== rev 12 ==
Design alu_add, start of the top module:
module alu_add (
    input   logic           clk_i,
    input   logic           rst_i,
    input   logic [36:0]    left_i,      
    input   logic [36:0]    right_i,     
    output  logic           in_ready_o,
    input   logic           in_valid_i,
    output  logic [36:0]    result_o,    
    input   logic           out_ready_i,
    output  logic           out_valid_o
);
==> flow/config.mk <==
export PLATFORM = sky130hd
export DESIGN_NAME = alu_add
export DESIGN_NICKNAME = alu_add
export VERILOG_FILES = /design/flow/design.v
export SDC_FILE = /design/flow/constraint.sdc
export NUM_CORES = 4
export LEC_CHECK = 0
export CAP_MARGIN = 20
export CELL_PAD_IN_SITES_GLOBAL_PLACEMENT = 1
export CORE_MARGIN = 5
export CORE_UTILIZATION = 48
export CTS_CLUSTER_SIZE = 45
export GPL_ROUTABILITY_DRIVEN = 0
export GPL_TIMING_DRIVEN = 0
export HOLD_SLACK_MARGIN = 0.09
export MAX_ROUTING_LAYER = met5
export PLACE_DENSITY_LB_ADDON = 0.25
export SETUP_SLACK_MARGIN = 1.23
export SLEW_MARGIN = 30
export TNS_END_PERCENT = 95
==> flow/constraint.sdc <==
create_clock -name core_clock -period 4.44 [get_ports {clk_i}]
set_input_delay 0.8880 -clock core_clock [delete_from_list [all_inputs] [get_ports {clk_i}]]
set_output_delay 0.8880 -clock core_clock [all_outputs]
set_load 0.01 [all_outputs]
run.sh (not shown) runs the stock make flow with config.mk's settings and CLKGATE_MAP_FILE=.
Rev 12 completed end to end with timing, DRC and antenna clean.
Input-level comparison between rev 13 and rev 12:
Settings: MAX_ROUTING_LAYER no longer set, was met5; SETUP_SLACK_MARGIN no longer set, was 1.23; HOLD_SLACK_MARGIN no longer set, was 0.09; CORE_MARGIN now 2, was 5; GPL_ROUTABILITY_DRIVEN no longer set, was 0; CORE_UTILIZATION now 40, was 48; SLEW_MARGIN now 20, was 30; CTS_CLUSTER_SIZE no longer set, was 45; CELL_PAD_IN_SITES_GLOBAL_PLACEMENT no longer set, was 1; PLACE_DENSITY_LB_ADDON no longer set, was 0.25; GPL_TIMING_DRIVEN no longer set, was 0; TNS_END_PERCENT no longer set, was 95; the clock period (ns, I/O delays scaled along) now 10.0, was 4.44.
### Flow results
Compared to rev 12, rev 13 has total stage count of the critical path 1 lower.
Vias: rev 13 below rev 12
From rev 12 to rev 13, synthesized cell count did not move at all.
Cmp rev 12 and rev 13 / register-to-register slack / higher: rev 13

---

## run A
The RTL this note starts from:
==> flow/design.v <==
package calc_pkg;
    typedef struct packed {
        logic on;
        logic off;
        logic mem_rc;
        logic mem_sub;
        logic mem_add;
        logic op_percent;
        logic op_sqrt;
        logic op_div;
        logic op_mul;
        logic op_sub;
        logic op_add;
        logic op_eq;
        logic dot;
        logic num_1;
        logic num_2;
        logic num_3;
        logic num_4;
        logic num_5;
        logic num_6;
        logic num_7;
        logic num_8;
        logic num_9;
        logic num_0;
    } buttons_t;
    typedef enum logic [4:0] {
        B_NONE,          
        B_ON,            
        B_OFF,           
        B_MEM_RC,        
        B_MEM_SUB,       
        B_MEM_ADD,       
        B_OP_PERCENT,    
        B_OP_SQRT,       
        B_OP_DIV,        
        B_OP_MUL,        
        B_OP_SUB,        
        B_OP_ADD,        
        B_OP_EQ,         
        B_DOT,           
        B_NUM_1,         
        B_NUM_2,         
        B_NUM_3,         
        B_NUM_4,         
        B_NUM_5,         
        B_NUM_6,         
        B_NUM_7,         
        B_NUM_8,         
        B_NUM_9,         
        B_NUM_0,         
        B_UNKNOWN        
    } active_button_t;
    function automatic logic isNumberButton(active_button_t active_button);
        isNumberButton = ((active_button >= calc_pkg::B_NUM_1) && (active_button <= calc_pkg::B_NUM_0));
    endfunction
    function automatic logic isOpButton(active_button_t active_button);
        isOpButton = ((active_button >= calc_pkg::B_OP_DIV) && (active_button <= calc_pkg::B_OP_ADD));
    endfunction
    function automatic logic isEqButton(active_button_t active_button);
        isEqButton = (active_button == calc_pkg::B_OP_EQ);
    endfunction
    function automatic logic isDotButton(active_button_t active_button);
        isDotButton = (active_button == calc_pkg::B_DOT);
    endfunction
    typedef logic [3:0] bcd_t;
    function automatic logic [6:0] bcd2segments(bcd_t bcd);
        unique case (bcd)
            4'd0: bcd2segments = 7'b1111110;
            4'd1: bcd2segments = 7'b0110000;
            4'd2: bcd2segments = 7'b1101101;
            4'd3: bcd2segments = 7'b1111001;
            4'd4: bcd2segments = 7'b0110011;
            4'd5: bcd2segments = 7'b1011011;
            4'd6: bcd2segments = 7'b1011111;
            4'd7: bcd2segments = 7'b1110000;
            4'd8: bcd2segments = 7'b1111111;
            4'd9: bcd2segments = 7'b1111011;
            default: bcd2segments = 7'bxxxxxxx;
        endcase
    endfunction
    typedef enum logic [1:0] {
        OP_NONE,
        OP_ADD,
        OP_MUL,
        OP_DIV
    } op_t;
    function automatic op_t button2op(active_button_t active_button);
        unique case (active_button)
            calc_pkg::B_OP_DIV: button2op = calc_pkg::OP_DIV;
            calc_pkg::B_OP_MUL: button2op = calc_pkg::OP_MUL;
            calc_pkg::B_OP_SUB: button2op = calc_pkg::OP_ADD;
            calc_pkg::B_OP_ADD: button2op = calc_pkg::OP_ADD;
            default: button2op = calc_pkg::OP_NONE;
        endcase
    endfunction
    function automatic bcd_t button2bcd(active_button_t active_button);
        unique case (active_button)
            calc_pkg::B_NUM_1: button2bcd = 1;
            calc_pkg::B_NUM_2: button2bcd = 2;
            calc_pkg::B_NUM_3: button2bcd = 3;
            calc_pkg::B_NUM_4: button2bcd = 4;
            calc_pkg::B_NUM_5: button2bcd = 5;
            calc_pkg::B_NUM_6: button2bcd = 6;
            calc_pkg::B_NUM_7: button2bcd = 7;
            calc_pkg::B_NUM_8: button2bcd = 8;
            calc_pkg::B_NUM_9: button2bcd = 9;
            calc_pkg::B_NUM_0: button2bcd = 0;
            default: button2bcd = 0;
        endcase
    endfunction
    parameter NumDigits = 8;
    typedef logic unsigned [$clog2(NumDigits)-1:0] exponent_t;
    typedef struct packed {
        logic error;
        logic sign;
        exponent_t exponent;
        bcd_t [NumDigits-1:0] significand;
    } num_t;
    function automatic num_t neg(num_t num);
        neg = num;
        neg.sign = !num.sign;
    endfunction
endpackage
module alu_add (
    input   logic           clk_i,
    input   logic           rst_i,
    input   logic [36:0]    left_i,      
    input   logic [36:0]    right_i,     
    output  logic           in_ready_o,
    input   logic           in_valid_i,
    output  logic [36:0]    result_o,    
    input   logic           out_ready_i,
    output  logic           out_valid_o
);
typedef enum logic [1:0] {
    S_IDLE,
    S_NORMALIZE,
    S_ADD,
    S_RENORMALIZE
} state_t;
state_t state_d, state_q;
logic [$clog2(calc_pkg::NumDigits):0] counter_d, counter_q;
logic in_ready_d, in_ready_q;
logic out_valid_d, out_valid_q;
assign out_valid_o = out_valid_q;
assign in_ready_o = in_ready_q;
calc_pkg::num_t left_d, left_q;
calc_pkg::num_t right_d, right_q;
calc_pkg::num_t result_d, result_q;
calc_pkg::bcd_t result_extra_d, result_extra_q;
logic carryborrow_d, carryborrow_q;
assign result_o = out_valid_q ? result_q : '0;
logic [4:0] nibble_sum;
always_comb begin
    nibble_sum = 'x;
    carryborrow_d = carryborrow_q;
    if (state_q != S_ADD) begin
        carryborrow_d = 0;
    end else if (left_q.sign == right_q.sign) begin
        nibble_sum =
            left_q.significand[counter_q]
            + right_q.significand[counter_q]
            + 4'(carryborrow_q);
        if (nibble_sum >= 10) begin
            nibble_sum += 6;
        end
        carryborrow_d = nibble_sum[4];
    end else begin
        if (left_q.significand > right_q.significand) begin
            nibble_sum =
                6'(left_q.significand[counter_q])
                - 6'(right_q.significand[counter_q])
                - 6'(carryborrow_q);
        end else begin
            nibble_sum =
                6'(right_q.significand[counter_q])
                - 6'(left_q.significand[counter_q])
                - 6'(carryborrow_q);
        end
        carryborrow_d = nibble_sum[4];
        if ($signed(nibble_sum) < 0) begin
            nibble_sum += 10;
        end
    end
end
always_comb begin
    state_d = state_q;
    out_valid_d = out_valid_q;
    in_ready_d = in_ready_q;
    counter_d = counter_q;
    left_d = left_q;
    right_d = right_q;
    result_d = result_q;
    result_extra_d = result_extra_q;
    unique case (state_q)
        S_IDLE: begin
            result_d = '0;
            if (in_valid_i) begin
                left_d = left_i;
                right_d = right_i;
                state_d = S_NORMALIZE;
                in_ready_d = 0;
            end
        end
        S_NORMALIZE: begin
            if (left_q.exponent < right_q.exponent) begin
                left_d.significand = (left_q.significand >> 4);
                left_d.exponent++;
            end else if (left_q.exponent > right_q.exponent) begin
                right_d.significand = (right_q.significand >> 4);
                right_d.exponent++;
            end else begin
                state_d = S_ADD;
                counter_d = 0;
            end
        end
        S_ADD: begin
            result_d.exponent = left_q.exponent;
            if (left_q.sign == right_q.sign) begin
                result_extra_d = carryborrow_d;
            end
            if (left_q.significand > right_q.significand) begin
                result_d.sign = left_q.sign;
            end else begin
                result_d.sign = right_q.sign;
            end
            result_d.significand[counter_q] = 4'(nibble_sum);
            counter_d++;
            if (counter_d == calc_pkg::NumDigits) begin
                state_d = S_RENORMALIZE;
            end
        end
        S_RENORMALIZE: begin
            if (result_extra_q != '0) begin  
                result_extra_d = '0;
                result_d.significand = ({result_extra_q, result_q.significand} >> 4);
                result_d.exponent++;
                if (result_d.exponent == 0)
                    result_d.error = 1;
            end else if ((result_q.exponent != 0) && (result_q.significand[calc_pkg::NumDigits-1] == 0)) begin  
                result_d.significand = (result_q.significand << 4);
                result_d.exponent--;
            end else begin  
                out_valid_d = 1;
                if (result_d.significand == 0)
                    result_d.sign = 0;
                if (out_valid_q && out_ready_i) begin
                    state_d = S_IDLE;
                    out_valid_d = 0;
                    in_ready_d = 1;
                    result_d = '0;
                end
            end
        end
    endcase
end
always_ff @(posedge clk_i) begin
    if (rst_i) begin
        state_q <= S_IDLE;
        out_valid_q <= 0;
        in_ready_q <= 1;
        counter_q <= '0;
        left_q <= '0;
        right_q <= '0;
        result_q <= '0;
        result_extra_q <= '0;
        carryborrow_q <= 0;
    end else begin
        state_q <= state_d;
        out_valid_q <= out_valid_d;
        in_ready_q <= in_ready_d;
        counter_q <= counter_d;
        left_q <= left_d;
        right_q <= right_d;
        result_q <= result_d;
        result_extra_q <= result_extra_d;
        carryborrow_q <= carryborrow_d;
    end
end
endmodule
Settings: LEC_CHECK=0, CAP_MARGIN=20, CORE_MARGIN=2, CORE_UTILIZATION=72, CTS_CLUSTER_DIAMETER=104, CTS_CLUSTER_SIZE=14, HOLD_SLACK_MARGIN=0.26, PLACE_DENSITY_LB_ADDON=0.15, SETUP_SLACK_MARGIN=0.47, SLEW_MARGIN=20; clock period 1.56 ns.
As the logs show, run A stopped at detailed placement after a tool error, so it never reached the end of the flow.
### run A -> run G
--- a/flow/config.mk
+++ b/flow/config.mk
@@ -10,7 +10,4 @@
 export CORE_UTILIZATION = 72
 export CTS_CLUSTER_DIAMETER = 104
-export CTS_CLUSTER_SIZE = 14
-export HOLD_SLACK_MARGIN = 0.26
-export PLACE_DENSITY_LB_ADDON = 0.15
-export SETUP_SLACK_MARGIN = 0.47
+export SETUP_SLACK_MARGIN = 0.39
 export SLEW_MARGIN = 20
Findings:
Each of run G and run A falls short of a clean finish. Run G: it failed with a tool error in detailed placement, so there are no final results. Run A -> run G: floorplan-stage core utilization delta 0, exact match. [compare] base=run A new=run G: number of ports placed on the die boundary essentially unchanged, count of buffers from port buffering essentially unchanged, chip area in the Yosys report essentially unchanged, async set or reset register ratio after synthesis essentially unchanged. In the metrics for run G and run A, the one carrying the lower weighted congestion reported at the end of routability-driven placement is run A. Going from run A to run G, count of unique library cells instantiated by Yosys about even; number of enable flip-flop cells neither gained nor lost much. There was hardly any difference in post-synthesis average cell area between run A and run G. As far as synthesized cell count goes, run A and run G are indistinguishable; the numbers are identical.

---

== job 101 ==
Starts from the design.v that is shown in full above.
clock: 3.96 ns
lec_check: 0
cap_margin: 35
core_margin: 2
core_utilization: 72
cts_cluster_size: 31
max_routing_layer: met5
place_density: 0.84
slew_margin: 15
tns_end_percent: 45
STATUS run=job 101 STAGES=ALL_DONE FINAL_CHECKS=FAILED CAUSE=setup timing
Inputs modified between job 101 and job 102:
Settings: a deleted PLACE_DENSITY that had been 0.84; an added PLACE_DENSITY_LB_ADDON of 0.05; a deleted CTS_CLUSTER_SIZE that had been 31; an added CORE_ASPECT_RATIO of 0.92; a change of CORE_UTILIZATION from 72 to 70; a change of the clock period (ns, I/O delays scaled along) from 3.96 to 4.52.
==> comparison <==
No stage failed in job 102, and the final checks on the layout all came back clean. Where clock skew is concerned, job 101 is outperformed by job 102. Headroom to the max-slew limit delta for job 102 relative to job 101: 4.5 points higher. Power on job 102 is ahead of job 101.
Here is what was changed in the inputs of job 103 compared with job 102.
Settings: putting CTS_CLUSTER_SIZE at 34 where nothing was set; clearing TNS_END_PERCENT, which used to be 45; swapping 15 for 20 in SLEW_MARGIN; swapping 35 for 15 in CAP_MARGIN; clearing MAX_ROUTING_LAYER, which used to be met5; clearing PLACE_DENSITY_LB_ADDON, which used to be 0.05; clearing CORE_ASPECT_RATIO, which used to be 0.92; swapping 4.52 for 3.47 in the clock period (ns, I/O delays scaled along).
### Flow results
Job 103 | ERROR | 4_1_cts
Diff job 102 -> job 103: number of standard-cell rows in the floorplan now sits higher; cell count after placement climbed 8.7%; fraction of the core area occupied by cells at floorplan went up 1.1 points; standard cell core area lost 1.5%; cell area after placement shows an increase of 820 um^2.
Changes in job 104 relative to job 103:
Settings: CORE_UTILIZATION: 70 -> 72; PLACE_DENSITY: unset -> 0.81; CAP_MARGIN: 15 -> 35; CTS_CLUSTER_SIZE: 34 -> 22; the clock period (ns, I/O delays scaled along): 3.47 -> 3.94.
Results
Completing all stages was not enough for job 104: its layout failed the final checks because of setup timing.
Changes observed in job 104 relative to job 103: detailed-placement wirelength estimate shrank by 4200 um, global placer's final weighted congestion went down by 0.48%.
Die size was higher in the run labelled job 103.
Chip area from the yosys synthesis statistics: job 104 vs job 103 identical
Job 104 vs job 103: post-placement cell count down by a little under 10%

---

RTL: the design.v shown in full above, as it stands there.
clock: 6.72 ns
lec_check: 0
cap_margin: 20
core_margin: 2
core_utilization: 72
cts_cluster_diameter: 397
cts_cluster_size: 95
slew_margin: 20
The starting point ran to the end with no violations.
Then changed:
Settings changed: CORE_UTILIZATION 72 to 68, CTS_CLUSTER_DIAMETER 397 to unset, CTS_CLUSTER_SIZE 95 to 34.
Clock period 6.72 ns to 4.28 ns, I/O delays scaled along.
Outcome:
- The changed run went through all stages and came out clean
- sequential share of layout area is lower by 0.22 points
- non-clock buffer count came out higher by 15
- wire length shrinks by 5.8%
- count of clock-buffer cells in the layout does not change
- hold slack improved by 13 ps
- design area is higher by about 1.1%
- global-route usage fell by 4.2 points
- clock skew went down by 4.9 ps
Then changed:
Settings changed: CTS_CLUSTER_DIAMETER set to 355, SETUP_SLACK_MARGIN set to -0.33.
Clock period 4.28 ns to 3.45 ns, I/O delays scaled along.
After rerunning: Now the flow ended with an error in global routing, error GRT-0116; synthesized area does not change; die size stays the same; synthesized cell count does not change.
Then changed:
Settings changed: CTS_CLUSTER_DIAMETER 355 to 350, CTS_CLUSTER_SIZE 34 to unset, SETUP_SLACK_MARGIN -0.33 to unset.
Clock period 3.45 ns to 4.3 ns, I/O delays scaled along.
Outcome: With this change the flow completed with no timing, DRC or antenna violations; synthesized area stays the same; die size stays the same; synthesized cell count does not change.
Then changed:
Settings changed: CTS_CLUSTER_DIAMETER 350 to 45, CTS_CLUSTER_SIZE set to 34, TNS_END_PERCENT set to 5.
Clock period 4.3 ns to 3.48 ns, I/O delays scaled along.
What happened: With this change the flow completed, yet does not pass: setup timing. Final cell count climbs by 7.0%. Global-route usage climbs by 15 points. Via count climbs by 25%. Setup slack gets worse by 960 ps. Clock power climbs by 33%.
Then changed:
Settings changed: CTS_CLUSTER_DIAMETER 45 to 360, TNS_END_PERCENT 5 to unset.
Clock period 3.48 ns to 3.47 ns, I/O delays scaled along.
- Now the flow stopped in global routing
- synthesized area does not change
- die size is unchanged
- synthesized cell count is unchanged
No activity file was given, so power comes from the tool's default toggle rates.
